==> inputs of run G <==
==> flow/design.v <==
`timescale 1ns / 1ps
module fifo #(
    parameter DATA_WIDTH = 16,
    parameter DEPTH = 64, 
    parameter ALMOST_FULL_THRESH = 56,
    parameter ALMOST_EMPTY_THRESH = 8
)(
    input                   clk,
    input                   rst_n,        
    input                   wr_en,
    input  [DATA_WIDTH-1:0] wr_data,
    input                   rd_en,
    output reg [DATA_WIDTH-1:0] rd_data,
    output                  full,
    output                  empty,
    output                  almost_full,
    output                  almost_empty,
    output                  overflow_err,
    output                  underflow_err,
    output [DATA_WIDTH-1:0] fifo_count
);
    function integer clog2;
        input integer value;
        integer i;
        begin
            clog2 = 0;
            for (i = value-1; i > 0; i = i >> 1)
                clog2 = clog2 + 1;
        end
    endfunction
    localparam ADDR_WIDTH = clog2(DEPTH);
    reg [DATA_WIDTH-1:0] mem [0:DEPTH-1];
    reg [ADDR_WIDTH-1:0] write_pointer;    
    reg [ADDR_WIDTH-1:0] read_pointer;     
    reg [clog2(DEPTH+1)-1:0] count;        
    reg overflow_flag, underflow_flag;
    assign full         = (count == DEPTH);
    assign empty        = (count == 0);
    assign almost_full  = (count >= ALMOST_FULL_THRESH);
    assign almost_empty = (count <= ALMOST_EMPTY_THRESH);
    assign overflow_err = overflow_flag;
    assign underflow_err= underflow_flag;
    assign fifo_count   = count;
    always @(posedge clk) begin
        if (wr_en && !full)
            mem[write_pointer] <= wr_data;
    end
    always @(posedge clk or negedge rst_n) begin
        if (!rst_n) begin
            write_pointer <= 0;
        end else if (wr_en) begin
            if (!full) begin
                write_pointer <= write_pointer + 1'b1;
            end
        end
    end
    always @(posedge clk or negedge rst_n) begin
        if (!rst_n) begin
            read_pointer <= 0;
            rd_data <= 0;
        end else if (rd_en) begin
            if (!empty) begin
                rd_data <= mem[read_pointer];
                read_pointer <= read_pointer + 1'b1;
            end
        end
    end
    always @(posedge clk or negedge rst_n) begin
        if (!rst_n) begin
            count <= 0;
        end else begin
            case ({wr_en && !full, rd_en && !empty})
                2'b10: count <= count + 1'b1; 
                2'b01: count <= count - 1'b1;
                default: count <= count;      
            endcase
        end
    end
    always @(posedge clk or negedge rst_n) begin
        if (!rst_n) begin
            overflow_flag  <= 1'b0;
            underflow_flag <= 1'b0;
        end else begin
            if (wr_en && full)
                overflow_flag <= 1'b1;
            else if (overflow_flag && rd_en && !empty)
                overflow_flag <= 1'b0;
            if (rd_en && empty)
                underflow_flag <= 1'b1;
            else if (underflow_flag && wr_en && !full)
                underflow_flag <= 1'b0;
        end
    end
endmodule
==> flow/run.sh <==
#!/bin/bash
# the make line also repeats each setting of config.mk as NAME=value (left out here)
make -C /OpenROAD-flow-scripts/flow DESIGN_CONFIG=/design/flow/config.mk WORK_HOME=/design/flow/orfs CLKGATE_MAP_FILE= finish
==> flow/config.mk <==
export PLATFORM = sky130hd
export DESIGN_NAME = fifo
export DESIGN_NICKNAME = fifo
export VERILOG_FILES = /design/flow/design.v
export SDC_FILE = /design/flow/constraint.sdc
export NUM_CORES = 4
export LEC_CHECK = 0
export ABC_AREA = 0
export CAP_MARGIN = 20
export CELL_PAD_IN_SITES_DETAIL_PLACEMENT = 0
export CELL_PAD_IN_SITES_GLOBAL_PLACEMENT = 1
export CORE_MARGIN = 7
export CORE_UTILIZATION = 57
export CTS_CLUSTER_DIAMETER = 126
export GPL_ROUTABILITY_DRIVEN = 0
export MAX_ROUTING_LAYER = met4
export PLACE_DENSITY_LB_ADDON = 0.14
export SLEW_MARGIN = 20
export TNS_END_PERCENT = 95
==> flow/constraint.sdc <==
create_clock -name core_clock -period 2.63 [get_ports {clk}]
set_input_delay 0.5260 -clock core_clock [delete_from_list [all_inputs] [get_ports {clk}]]
set_output_delay 0.5260 -clock core_clock [all_outputs]
set_load 0.01 [all_outputs]
==> run K (differences from run G) <==
==> flow/config.mk (replaced) <==
export PLATFORM = sky130hd
export DESIGN_NAME = fifo
export DESIGN_NICKNAME = fifo
export VERILOG_FILES = /design/flow/design.v
export SDC_FILE = /design/flow/constraint.sdc
export NUM_CORES = 4
export LEC_CHECK = 0
export ABC_AREA = 1
export CAP_MARGIN = 20
export CELL_PAD_IN_SITES_DETAIL_PLACEMENT = 0
export CELL_PAD_IN_SITES_GLOBAL_PLACEMENT = 0
export CORE_ASPECT_RATIO = 1.06
export CORE_MARGIN = 2
export CORE_UTILIZATION = 66
export CTS_CLUSTER_DIAMETER = 27
export SETUP_SLACK_MARGIN = 0.59
export SLEW_MARGIN = 20
==> flow/constraint.sdc (replaced) <==
create_clock -name core_clock -period 2.28 [get_ports {clk}]
set_input_delay 0.4560 -clock core_clock [delete_from_list [all_inputs] [get_ports {clk}]]
set_output_delay 0.4560 -clock core_clock [all_outputs]
set_load 0.01 [all_outputs]
==> flow_metrics.env <==
# flow metrics
export IMPL_status="finished with violations"
export IMPL_so_faults="negative setup slack"
export IMPL_crit_buf_inv=3
export IMPL_postLayoutCellArea_sq_mm=0.05986
export IMPL_cp_startpoint="read_pointer[0]$_DFFE_PN0P_"
export IMPL_drt_met1_wl_um=51290
export IMPL_finalWirelength_um=154000
export IMPL_hold_end="mem[20][7]$_DFFE_PP_"
export IMPL_ys_top_logic_family="simple AND/OR/NAND/NOR gates"
export IMPL_clk_share_pct=11.17
export IMPL_setup_violations_final=17
export IMPL_worst_pin_slew_ns=0.8550
export IMPL_crit_cells=13
export IMPL_cp_required_ns=2.91
export IMPL_postLayoutSetupSlackWorst_ns=-0.1810
export IMPL_via_per_inst=6.343
export IMPL_grt_pass1_wl_um=197200
# the run above: run K

==> flow_metrics.env <==
# flow metrics
export IMPL_crit_cells=11
export IMPL_cp_required_ns=3.16
export IMPL_worst_pin_slew_ns=0.9048
export IMPL_setup_violations_final=39
export IMPL_finalWirelength_um=104000
export IMPL_postLayoutSetupSlackWorst_ns=-0.2766
export IMPL_status="finished with violations"
export IMPL_so_faults="negative setup slack"
export IMPL_cp_startpoint="count[3]$_DFFE_PN0P_"
export IMPL_hold_end="mem[53][15]$_DFFE_PP_"
# the run above: run G

